09-23:
==> flow/design.v <==
module fir #(
    parameter TAPS = 32,
    parameter DECIMATION = 8,
    parameter DATA_SIZE = 32,
    parameter [TAPS*DATA_SIZE-1:0] GLOBAL_COEFF = '0,
    parameter UNROLL = 16
) (
    input   logic clock,
    input   logic reset,
    input   logic [DATA_SIZE-1:0] x_in,   
    output   logic x_rd_en,
    input  logic x_empty,
    output  logic y_wr_en,
    input   logic y_out_full,
    output  logic [DATA_SIZE-1:0] y_out 
);
typedef enum logic[2:0] {
    INIT, 
    COMPUTE, 
    WRITE
} state_t;
state_t state, next_state;
logic [0:TAPS-1] [DATA_SIZE-1:0] shift_reg;
logic [0:TAPS-1][DATA_SIZE-1:0] shift_reg_c;
logic [$clog2(DECIMATION)-1:0] decimation_counter, decimation_counter_c;
logic [$clog2(TAPS)-1:0] taps_counter, taps_counter_c;
logic [0:UNROLL-1][DATA_SIZE-1:0] tap_value, tap_value_c;
logic signed [0:UNROLL-1][DATA_SIZE-1:0] product, product_c;
logic [0:UNROLL-1][DATA_SIZE-1:0] y_sum, y_sum_c; 
logic last_cycle, last_cycle_c;
logic [$clog2(TAPS)-1:0] coefficient_counter, coefficient_counter_c;
logic [DATA_SIZE-1:0] total_sum;
logic [0:TAPS-1][DATA_SIZE-1:0] coeff;
assign coeff = GLOBAL_COEFF;
function logic signed [DATA_SIZE-1:0] DEQUANTIZE(logic signed [DATA_SIZE-1:0] val);
    if (val < 0) begin
        DEQUANTIZE = DATA_SIZE'(-(-val >>> 10));
    end else begin
        DEQUANTIZE = DATA_SIZE'(val >>> 10);
    end
endfunction
always_ff @(posedge clock or posedge reset) begin
    if (reset == 1'b1) begin
        state <= INIT;       
        product <= '0;
        last_cycle <= '0;
        coefficient_counter <= '0;
        taps_counter <= '0;        
        decimation_counter <= '0;       
        y_sum <= '0;
        tap_value <= '0;
        shift_reg <= '0;
    end else begin
        taps_counter <= taps_counter_c;
        coefficient_counter <= coefficient_counter_c;
        shift_reg <= shift_reg_c;
        state <= next_state;  
        y_sum <= y_sum_c;
        tap_value <= tap_value_c;
        product <= product_c;
        last_cycle <= last_cycle_c;        
        decimation_counter <= decimation_counter_c;
    end
end
always_comb begin
    next_state = state;
    x_rd_en = 1'b0;
    y_wr_en = 1'b0;
    decimation_counter_c = decimation_counter;
    shift_reg_c = shift_reg;
    taps_counter_c = taps_counter;
    y_sum_c = y_sum;
    tap_value_c = tap_value;
    product_c = product;
    last_cycle_c = last_cycle;
    coefficient_counter_c = coefficient_counter;
    total_sum = '0;
    y_out = '0;
    case(state)
        INIT: begin
            if (x_empty == 1'b0) begin
                x_rd_en = 1'b1;
                shift_reg_c[1:TAPS-1] = shift_reg[0:TAPS-2];
                shift_reg_c[0] = x_in;
                decimation_counter_c = decimation_counter + 1'b1;
                if (decimation_counter == DECIMATION - 1) begin
                    next_state = COMPUTE;
                    for (int i = 0; i < UNROLL; i++) begin
                        tap_value_c[i] = shift_reg_c[i];
                    end  
                    taps_counter_c = taps_counter + UNROLL;
                end else begin
                    next_state = INIT;
                end
            end
        end
        COMPUTE: begin
            if (last_cycle == 1'b0) begin
                for (int i = 0; i < UNROLL; i++) begin 
                    product_c[i] = $signed(tap_value[i]) * $signed(coeff[TAPS-coefficient_counter-i-1]);
                end
                if (taps_counter != UNROLL) begin
                    for (int i = 0; i < UNROLL; i++) begin
                        y_sum_c[i] = $signed(y_sum[i]) + DEQUANTIZE(product[i]);
                    end
                end
                taps_counter_c = taps_counter + UNROLL;
                coefficient_counter_c = coefficient_counter + UNROLL;
                for (int i = 0; i < UNROLL; i++)
                    tap_value_c[i] = shift_reg[taps_counter+i];
                if (taps_counter == 0) begin
                    last_cycle_c = 1'b1;
                end
            end else begin
                for (int i = 0; i < UNROLL; i++) begin
                    y_sum_c[i] = $signed(y_sum[i]) + DEQUANTIZE(product[i]);
                end  
                last_cycle_c = 1'b0;
                next_state = WRITE;
            end            
        end
        WRITE: begin
            if (y_out_full == 1'b0) begin
                y_wr_en = 1'b1;
                total_sum = '0;
                for (int i = 0; i < UNROLL; i++) begin
                    total_sum = $signed(total_sum) + $signed(y_sum[i]);
                end
                y_out = total_sum;
                taps_counter_c = '0;
                coefficient_counter_c = '0;
                decimation_counter_c = '0;
                y_sum_c = '0;
                next_state = INIT;
            end
        end
        default: begin
            next_state = INIT;
            x_rd_en = 1'bx;
            y_wr_en = 1'bx;
            y_out = 'x;
            decimation_counter_c = 'x;
            taps_counter_c = 'x;
            y_sum_c = 'x;
            shift_reg_c = 'x;
            product_c = 'x;
            last_cycle_c = 'x;
            coefficient_counter_c = 'x;
            tap_value_c = 'x;
        end
    endcase
end
endmodule
module fm_lpr_fir (
    input  logic        clock,
    input  logic        reset,
    input  logic [31:0] x_in,
    output logic        x_rd_en,
    input  logic        x_empty,
    output logic [31:0] y_out,
    input  logic        y_out_full,
    output logic        y_wr_en
);
localparam AUDIO_LPR_COEFF_TAPS = 32;
localparam [AUDIO_LPR_COEFF_TAPS*32-1:0] AUDIO_LPR_COEFFS = {
    32'hfffffffd, 32'hfffffffa, 32'hfffffff4, 32'hffffffed, 32'hffffffe5, 32'hffffffdf, 32'hffffffe2, 32'hfffffff3,
    32'h00000015, 32'h0000004e, 32'h0000009b, 32'h000000f9, 32'h0000015d, 32'h000001be, 32'h0000020e, 32'h00000243,
    32'h00000243, 32'h0000020e, 32'h000001be, 32'h0000015d, 32'h000000f9, 32'h0000009b, 32'h0000004e, 32'h00000015,
    32'hfffffff3, 32'hffffffe2, 32'hffffffdf, 32'hffffffe5, 32'hffffffed, 32'hfffffff4, 32'hfffffffa, 32'hfffffffd
};
fir #(
    .TAPS(AUDIO_LPR_COEFF_TAPS),
    .DECIMATION(8),
    .DATA_SIZE(32),
    .GLOBAL_COEFF(AUDIO_LPR_COEFFS),
    .UNROLL(4)
) fir_lpr_inst (
    .clock(clock),
    .reset(reset),
    .x_in(x_in),
    .x_rd_en(x_rd_en),
    .x_empty(x_empty),
    .y_out(y_out),
    .y_out_full(y_out_full),
    .y_wr_en(y_wr_en)
);
endmodule
export LEC_CHECK = 0
export ABC_AREA = 1
export CAP_MARGIN = 20
export CELL_PAD_IN_SITES_DETAIL_PLACEMENT = 0
export CORE_MARGIN = 2
export CORE_UTILIZATION = 18
export CTS_CLUSTER_SIZE = 98
export PLACE_DENSITY_LB_ADDON = 0.16
export SLEW_MARGIN = 20
export TNS_END_PERCENT = 45
create_clock -name core_clock -period 12.0 [get_ports {clock}]
run.sh (not shown) runs the stock make flow with config.mk's settings and CLKGATE_MAP_FILE=.
09-23 did not stop at any stage, and its layout met the timing, design-rule and antenna checks.
### 09-23 -> 07-24
Settings: swapping 18 for 57 in CORE_UTILIZATION; swapping 12.0 for 9.34 in the clock period (ns, I/O delays scaled along).
fir_lpr_inst.product[122] as the end of the critical path was reported by 07-24, and fir_lpr_inst.product[94] by 09-23. Lower area of the core goes to 07-24 over 09-23. Higher final critical-path required period among 09-23 and 07-24: 09-23. [07-24 vs 09-23] sequential share of layout area: higher in 07-24.
